==> inputs of harbor <==
==> flow/design.v <==
module LASER (
    input CLK,
    input RST,
    input [3:0] X,
    input [3:0] Y,
    output reg [3:0] C1X,
    output reg [3:0] C1Y,
    output reg [3:0] C2X,
    output reg [3:0] C2Y,
    output reg DONE
);
    localparam S_IDLE           = 4'd0;
    localparam S_READ           = 4'd1;
    localparam S_INIT_C1        = 4'd2;
    localparam S_CALC_C1        = 4'd3;
    localparam S_UPDATE_C1      = 4'd4;
    localparam S_INIT_C2        = 4'd5;
    localparam S_CALC_C2        = 4'd6;
    localparam S_UPDATE_C2      = 4'd7;
    localparam S_CHECK_CONV     = 4'd8;
    localparam S_DONE           = 4'd9;
    localparam S_WAIT           = 4'd10;
    reg [3:0] state;
    reg [5:0] pixel_count;
    reg [3:0] X_MEM [0:39];
    reg [3:0] Y_MEM [0:39];
    reg [5:0] mark_data;        
    reg [3:0] index_X, index_Y; 
    reg [5:0] current_hit_count;
    reg [5:0] best_hit_count;
    reg [3:0] best_c1x, best_c1y;
    reg [3:0] best_c2x, best_c2y;
    reg [3:0] old_c1x, old_c1y, old_c2x, old_c2y;
    reg p0_scan, p1_scan, p2_scan, p3_scan;    
    reg p0_fix,  p1_fix,  p2_fix,  p3_fix;     
    reg hit0, hit1, hit2, hit3;                
    reg [3:0] fixed_cx, fixed_cy;
    always @(posedge CLK or posedge RST) begin
        if (RST) begin
            state <= S_IDLE;
            pixel_count <= 0;
            DONE <= 0;
            C1X <= 0; C1Y <= 0; C2X <= 0; C2Y <= 0;
            mark_data <= 0;
            index_X <= 0; index_Y <= 0;
            current_hit_count <= 0; best_hit_count <= 0;
            best_c1x <= 0; best_c1y <= 0; best_c2x <= 0; best_c2y <= 0;
        end
        else begin
            case(state)
                S_IDLE: begin
                    DONE <= 0;
                    state <= S_READ;
                    best_c1x <= 0; best_c1y <= 0; best_c2x <= 0; best_c2y <= 0;
                    X_MEM[pixel_count] <= X;
                    Y_MEM[pixel_count] <= Y;
                    pixel_count <= pixel_count + 1;
                end
                S_READ: begin
                    X_MEM[pixel_count] <= X;
                    Y_MEM[pixel_count] <= Y;
                    if (pixel_count >= 39) begin
                        pixel_count <= 0;
                        state <= S_INIT_C1; 
                    end
                    else begin
                        pixel_count <= pixel_count + 1;
                    end
                end
                S_INIT_C1: begin
                    index_X <= 0;
                    index_Y <= 0;
                    best_hit_count <= 0; 
                    old_c1x <= best_c1x; old_c1y <= best_c1y;
                    old_c2x <= best_c2x; old_c2y <= best_c2y;
                    state <= S_CALC_C1;
                    mark_data <= 0;
                    current_hit_count <= 0;
                end
                S_CALC_C1: begin
                    current_hit_count <= current_hit_count + hit0 + hit1 + hit2 + hit3;
                    if (mark_data == 36) begin
                        state <= S_UPDATE_C1;
                        mark_data <= 0;
                    end
                    else begin
                        mark_data <= mark_data + 4;
                    end
                end
                S_UPDATE_C1: begin
                    if (current_hit_count >= best_hit_count) begin
                        best_hit_count <= current_hit_count;
                        best_c1x <= index_X;
                        best_c1y <= index_Y;
                    end
                    current_hit_count <= 0;
                    if (index_X == 15 && index_Y == 15) begin
                        state <= S_INIT_C2;
                    end
                    else begin
                        if (index_X == 15) begin
                            index_X <= 0;
                            index_Y <= index_Y + 1;
                        end else begin
                            index_X <= index_X + 1;
                        end
                        state <= S_CALC_C1; 
                    end
                end
                S_INIT_C2: begin
                    index_X <= 0;
                    index_Y <= 0;
                    best_hit_count <= 0; 
                    state <= S_CALC_C2;
                    mark_data <= 0;
                    current_hit_count <= 0;
                end
                S_CALC_C2: begin
                    current_hit_count <= current_hit_count + hit0 + hit1 + hit2 + hit3;
                    if (mark_data == 36) begin
                        state <= S_UPDATE_C2;
                        mark_data <= 0;
                    end
                    else begin
                        mark_data <= mark_data + 4;
                    end
                end
                S_UPDATE_C2: begin
                    if (current_hit_count >= best_hit_count) begin
                        best_hit_count <= current_hit_count;
                        best_c2x <= index_X;
                        best_c2y <= index_Y;
                    end
                    current_hit_count <= 0;
                    if (index_X == 15 && index_Y == 15) begin
                        state <= S_CHECK_CONV; 
                    end
                    else begin
                        if (index_X == 15) begin
                            index_X <= 0;
                            index_Y <= index_Y + 1;
                        end else begin
                            index_X <= index_X + 1;
                        end
                        state <= S_CALC_C2;
                    end
                end
                S_CHECK_CONV: begin
                    if (old_c1x == best_c1x && old_c1y == best_c1y && 
                        old_c2x == best_c2x && old_c2y == best_c2y) begin
                        state <= S_DONE;
                    end
                    else begin
                        state <= S_INIT_C1;
                    end
                end
                S_DONE: begin
                    C1X <= best_c1x; C1Y <= best_c1y;
                    C2X <= best_c2x; C2Y <= best_c2y;
                    DONE <= 1;
                    state <= S_WAIT;
                end
                S_WAIT: begin
                    DONE <= 0;
                    state <= S_IDLE;
                end
                default: state <= S_IDLE;
            endcase
        end
    end
    function check_hit;
        input [3:0] tx, ty, cx, cy;
        reg [3:0] abs_dx, abs_dy;
        begin
            abs_dx = (tx >= cx) ? (tx - cx) : (cx - tx);
            abs_dy = (ty >= cy) ? (ty - cy) : (cy - ty);
            if ( (abs_dx + abs_dy <= 4) || (abs_dx == 2 && abs_dy == 3) || (abs_dx == 3 && abs_dy == 2) )
                check_hit = 1'b1;
            else
                check_hit = 1'b0;
        end
    endfunction
    always @(*) begin
        if (state == S_CALC_C1) begin
            fixed_cx = best_c2x;
            fixed_cy = best_c2y;
        end
        else begin 
            fixed_cx = best_c1x;
            fixed_cy = best_c1y;
        end
    end
    always @(*) begin
        p0_scan = check_hit(X_MEM[mark_data],   Y_MEM[mark_data],   index_X, index_Y);
        p1_scan = check_hit(X_MEM[mark_data+1], Y_MEM[mark_data+1], index_X, index_Y);
        p2_scan = check_hit(X_MEM[mark_data+2], Y_MEM[mark_data+2], index_X, index_Y);
        p3_scan = check_hit(X_MEM[mark_data+3], Y_MEM[mark_data+3], index_X, index_Y);
        p0_fix = check_hit(X_MEM[mark_data],   Y_MEM[mark_data],   fixed_cx, fixed_cy);
        p1_fix = check_hit(X_MEM[mark_data+1], Y_MEM[mark_data+1], fixed_cx, fixed_cy);
        p2_fix = check_hit(X_MEM[mark_data+2], Y_MEM[mark_data+2], fixed_cx, fixed_cy);
        p3_fix = check_hit(X_MEM[mark_data+3], Y_MEM[mark_data+3], fixed_cx, fixed_cy);
        hit0 = p0_scan || p0_fix;
        hit1 = p1_scan || p1_fix;
        hit2 = p2_scan || p2_fix;
        hit3 = p3_scan || p3_fix;
    end
endmodule
==> flow/run.sh <==
#!/bin/bash
# the make line also repeats each setting of config.mk as NAME=value (left out here)
make -C /OpenROAD-flow-scripts/flow DESIGN_CONFIG=/design/flow/config.mk WORK_HOME=/design/flow/orfs CLKGATE_MAP_FILE= finish
==> flow/config.mk <==
export PLATFORM = sky130hd
export DESIGN_NAME = LASER
export DESIGN_NICKNAME = LASER
export VERILOG_FILES = /design/flow/design.v
export SDC_FILE = /design/flow/constraint.sdc
export NUM_CORES = 4
export LEC_CHECK = 0
export CAP_MARGIN = 20
export CORE_MARGIN = 2
export CORE_UTILIZATION = 72
export CTS_CLUSTER_DIAMETER = 277
export GPL_TIMING_DRIVEN = 1
export MIN_ROUTING_LAYER = met1
export SLEW_MARGIN = 20
==> flow/constraint.sdc <==
create_clock -name core_clock -period 4.69 [get_ports {CLK}]
set_input_delay 0.9380 -clock core_clock [delete_from_list [all_inputs] [get_ports {CLK}]]
set_output_delay 0.9380 -clock core_clock [all_outputs]
set_load 0.01 [all_outputs]
==> onyx (differences from harbor) <==
ABC_AREA = 1   (was default)
CAP_MARGIN = 15   (was 20)
CTS_CLUSTER_DIAMETER = default   (was 277)
CTS_CLUSTER_SIZE = 74   (was default)
GPL_TIMING_DRIVEN = default   (was 1)
MIN_ROUTING_LAYER = default   (was met1)
PLACE_DENSITY = 0.65   (was default)
==> flow/constraint.sdc (replaced) <==
create_clock -name core_clock -period 5.11 [get_ports {CLK}]
set_input_delay 1.0220 -clock core_clock [delete_from_list [all_inputs] [get_ports {CLK}]]
set_output_delay 1.0220 -clock core_clock [all_outputs]
set_load 0.01 [all_outputs]
==> results <==
Of harbor and onyx, onyx has the higher area after synthesis (gap 3.2%, measured against onyx).
onyx produced a layout that fails on setup timing. harbor ended with an error in 5_1_grt.
Synthesized cell count: onyx is larger than harbor (about 30%).
In harbor the die size is smaller than in onyx, by about 3%.

==> job 4663: inputs <==
// LASER: RTL as listed in full above, without the edits since
clock: 6.47 ns
lec_check: 0
cap_margin: 20
core_margin: 2
core_utilization: 40
slew_margin: 20
run.sh (not shown) runs the stock make flow with config.mk's settings and CLKGATE_MAP_FILE=.
==> inputs of job 8383, as changes to job 4663 <==
- CORE_UTILIZATION: 40 -> 66
- CTS_CLUSTER_DIAMETER: default -> 277
- GPL_TIMING_DRIVEN: default -> 1
- MIN_ROUTING_LAYER: default -> met1
==> flow/constraint.sdc (replaced) <==
create_clock -name core_clock -period 5.11 [get_ports {CLK}]
set_input_delay 1.0220 -clock core_clock [delete_from_list [all_inputs] [get_ports {CLK}]]
set_output_delay 1.0220 -clock core_clock [all_outputs]
set_load 0.01 [all_outputs]
==> qor summary <==
Run status: job 8383 finished with violations; job 4663 no timing/DRC/antenna violations
Reasons for failing layout checks: job 8383 setup timing; job 4663 -
Number of gates resized after CTS: job 8383 104; job 4663 9
Stage-log warning count: job 8383 92; job 4663 88
Vias per inst: job 8383 6.62; job 4663 5.63
Final non-clock buffer share: job 8383 12.7%; job 4663 6.84%
Period utilisation layout: job 8383 123%; job 4663 96.9%
Final setup fails: job 8383 6; job 4663 0
Worst rel slew slack: job 8383 32.9%; job 4663 34.3%
Total track usage: job 8383 38.7%; job 4663 21.8%
Standby leakage power: job 8383 11.5 nW; job 4663 10.4 nW
Post-layout net count: job 8383 2408; job 4663 2189
Maximum fanout encountered on the critical timing path: job 8383 6; job 4663 9
Global-route track usage on met1: job 8383 48.2%; job 4663 28.9%
Worst clock skew: job 8383 0.0357 ns; job 4663 0.0167 ns
Power and IR drop assume default switching activity.
